Design main, start of the top module:
module main(clk, buttons, init_cells, leds, rgb, cols, rows);
Size in the first run: roughly 88 I/O pins, roughly 0.012 mm^2 of cells after synthesis.
==> flow/config.mk <==
export PLATFORM = sky130hd
export DESIGN_NAME = main
export DESIGN_NICKNAME = main
export VERILOG_FILES = /design/flow/design.v
export SDC_FILE = /design/flow/constraint.sdc
export NUM_CORES = 4
export LEC_CHECK = 0
export ABC_AREA = 1
export CAP_MARGIN = 20
export CORE_MARGIN = 2
export CORE_UTILIZATION = 72
export CTS_CLUSTER_DIAMETER = 29
export CTS_CLUSTER_SIZE = 73
export HOLD_SLACK_MARGIN = 0.27
export PLACE_DENSITY_LB_ADDON = 0.02
export SETUP_SLACK_MARGIN = 0.57
export SLEW_MARGIN = 20
==> flow/constraint.sdc <==
create_clock -name core_clock -period 2.94 [get_ports {clk}]
set_input_delay 0.5880 -clock core_clock [delete_from_list [all_inputs] [get_ports {clk}]]
set_output_delay 0.5880 -clock core_clock [all_outputs]
set_load 0.01 [all_outputs]
run.sh (not shown) runs the stock make flow with config.mk's settings and CLKGATE_MAP_FILE=.
The baseline did not get past global routing on DPL-0038.
Change:
- CORE_UTILIZATION: 72 -> 68
- CTS_CLUSTER_DIAMETER: 29 -> unset
- CTS_CLUSTER_SIZE: 73 -> unset
- HOLD_SLACK_MARGIN: 0.27 -> unset
- PLACE_DENSITY_LB_ADDON: 0.02 -> unset
- SETUP_SLACK_MARGIN: 0.57 -> -0.01
- clock period: 2.94 -> 5.4 ns (I/O delays scaled with it)
Effect: The new run ran to the end with no violations. Die area grows by 5.7%. Area after synthesis does not change. Synthesized cell count is unchanged.
Change:
- ABC_AREA: 1 -> unset
- CORE_UTILIZATION: 68 -> 66
- PLACE_DENSITY: unset -> 0.6
- SETUP_SLACK_MARGIN: -0.01 -> unset
- clock period: 5.4 -> 3.83 ns (I/O delays scaled with it)
=> The changed run completed with no timing, DRC or antenna violations; register-to-register slack loses 1.8 ns; synthesized area is higher slightly; wire length went down by a few percent.
Change:
- CORE_UTILIZATION: 66 -> 64
- PLACE_DENSITY: 0.6 -> unset
- clock period: 3.83 -> 5.42 ns (I/O delays scaled with it)
=> The changed run passed the timing, DRC and antenna checks. Design area falls by 0.41%. Sequential share of layout area barely changes. Register-to-register slack gets better by 1.6 ns. Global-route usage falls by 0.51 points. Flip-flop count stays the same.
Change:
- CORE_UTILIZATION: 64 -> 72
- CTS_CLUSTER_DIAMETER: unset -> 80
- clock period: 5.42 -> 3.24 ns (I/O delays scaled with it)
Area after synthesis does not change.
Worst setup slack degrades by 1.5 ns.
Core utilization came out higher by 11 points.
Final area came out higher by 4.5%.
Synthesized cell count does not change.
Wire length came out higher by 6.6%.
First-iteration DRC count came out higher by 39%.

---

## quartz
main again, from the RTL that the note above started with.
Settings: LEC_CHECK=0, ABC_AREA=1, CAP_MARGIN=20, CORE_ASPECT_RATIO=0.5, CORE_MARGIN=2, CORE_UTILIZATION=69, CTS_CLUSTER_DIAMETER=251, CTS_CLUSTER_SIZE=98, PLACE_DENSITY=0.36, SETUP_SLACK_MARGIN=0.22, SLEW_MARGIN=20, TNS_END_PERCENT=5; clock period 2.53 ns.
In quartz the implementation ran to completion but is not tape-out ready, as the final checks report negative setup slack.
Inputs modified between quartz and onyx:
Settings: a deleted CTS_CLUSTER_SIZE that had been 98; a deleted PLACE_DENSITY that had been 0.36; a change of CORE_UTILIZATION from 69 to 65; a deleted CORE_ASPECT_RATIO that had been 0.5; a deleted TNS_END_PERCENT that had been 5; a deleted ABC_AREA that had been 1; a deleted SETUP_SLACK_MARGIN that had been 0.22; a deleted CTS_CLUSTER_DIAMETER that had been 251; a change of the clock period (ns, I/O delays scaled along) from 2.53 to 5.4.
Results
- Both conditions hold for onyx: the flow ran to the end and the final layout passed the timing, DRC and antenna checks.
- Side by side, clock network contribution to total cell area turned out higher in onyx than in quartz.
- For quartz, the timing startpoint of the critical path was cells_x[6].cells_y[4].genblk1.CELL.state_q, unlike onyx, where it was x[0].
- Library cell contributing the largest single delay on the critical path = sky130_fd_sc_hd__dfxtp_1: onyx; library cell contributing the largest single delay on the critical path = sky130_fd_sc_hd__fa_1: quartz
- [compare] base=quartz new=onyx: arrival time of data at the critical path endpoint decreased 0.11 ns; area of the mapped netlist increased 59 um^2; fraction of the yosys area taken by sequential cells essentially unchanged; non-clock buffer count decreased 153; worst hold margin decreased 0.027 ns.

---

## wip/sierra
Starting RTL as in the previous note.
clock: 3.24 ns
lec_check: 0
cap_margin: 20
core_margin: 2
core_utilization: 72
cts_cluster_diameter: 80
cts_cluster_size: 42
setup_slack_margin: 0.78
slew_margin: 20
wip/sierra did not finish; the tool stopped in 5_1_grt with error DPL-0038.
Setup changes, wip/sierra to wip/garnet
- CTS_CLUSTER_SIZE removed (was 42)
- CTS_CLUSTER_DIAMETER removed (was 80)
- PLACE_DENSITY newly set to 0.6
- CORE_UTILIZATION changed from 72 to 40
- SETUP_SLACK_MARGIN removed (was 0.78)
- the clock period (ns, I/O delays scaled along) changed from 3.24 to 7.0
Notes after the runs:
- wip/garnet reached the final stage; the timing, DRC and antenna checks on its layout passed.
- wip/sierra -> wip/garnet: area share of and-or/or-and cells after synthesis delta 0, exact match
- Fraction of the mapped netlist area in simple logic gates came out exactly the same in wip/sierra and wip/garnet.
- Changes observed in wip/garnet relative to wip/sierra: number of buffers inserted by post-CTS setup repair -107; cell area after placement fell by 350 sq um; starting density of the core -32 points.
- The final reports for wip/garnet and wip/sierra show worst slack at placement higher in the former.
- [compare] base=wip/sierra new=wip/garnet: core region area has increased; post-detailed-placement half-perimeter wirelength has decreased.
- Die area, wip/garnet vs wip/sierra: up by more than half
Input-level comparison between wip/violet and wip/garnet:
- SLEW_MARGIN now 30, was 20
- CORE_ASPECT_RATIO now 1.19, previously not set
- CELL_PAD_IN_SITES_GLOBAL_PLACEMENT now 1, previously not set
- GPL_TIMING_DRIVEN now 0, previously not set
- TNS_END_PERCENT now 35, previously not set
- PLACE_DENSITY no longer set, was 0.6
- CORE_MARGIN now 8, was 2
The clock-buffer cell count number comes out higher for wip/violet vs wip/garnet. When wip/violet is set beside wip/garnet, its HPWL after detailed placement turns out to be 22% larger. [compare] base=wip/garnet new=wip/violet: fmax saw an increase, hold slack saw little to no change, utilization saw an increase, combinational share of cell area saw a decrease. Route | wip/violet vs wip/garnet | wire longer in wip/violet.
Input changes introduced in wip/harbor (baseline for comparison: wip/violet):
- swapping 8 for 2 in CORE_MARGIN
- swapping 30 for 20 in SLEW_MARGIN
- putting CTS_CLUSTER_SIZE at 98 where nothing was set
- clearing GPL_TIMING_DRIVEN, which used to be 0
- swapping 1 for 3 in CELL_PAD_IN_SITES_GLOBAL_PLACEMENT
- putting CTS_CLUSTER_DIAMETER at 284 where nothing was set
- putting PLACE_DENSITY at 0.6 where nothing was set
- clearing TNS_END_PERCENT, which used to be 35
- clearing CORE_ASPECT_RATIO, which used to be 1.19
## What came out
The final layout from wip/harbor, which completed every stage, passed the timing, DRC and antenna checks at the end of the flow.
On wip/harbor: first-iteration DRC count is 12% lower than what wip/violet gave.
Compared with wip/violet, in wip/harbor count of vias placed by the detailed router moved down; highest clock frequency the design can meet saw a decrease; width of the die shows an increase of about 1.4%.
Summary of wip/harbor over wip/violet: ratio of routed vias to standard cells -2.0%, share of the cycle needed by the critical path after routing +1.0 points.
Comparing wip/violet and wip/harbor, cell area after layout is lower on wip/harbor.
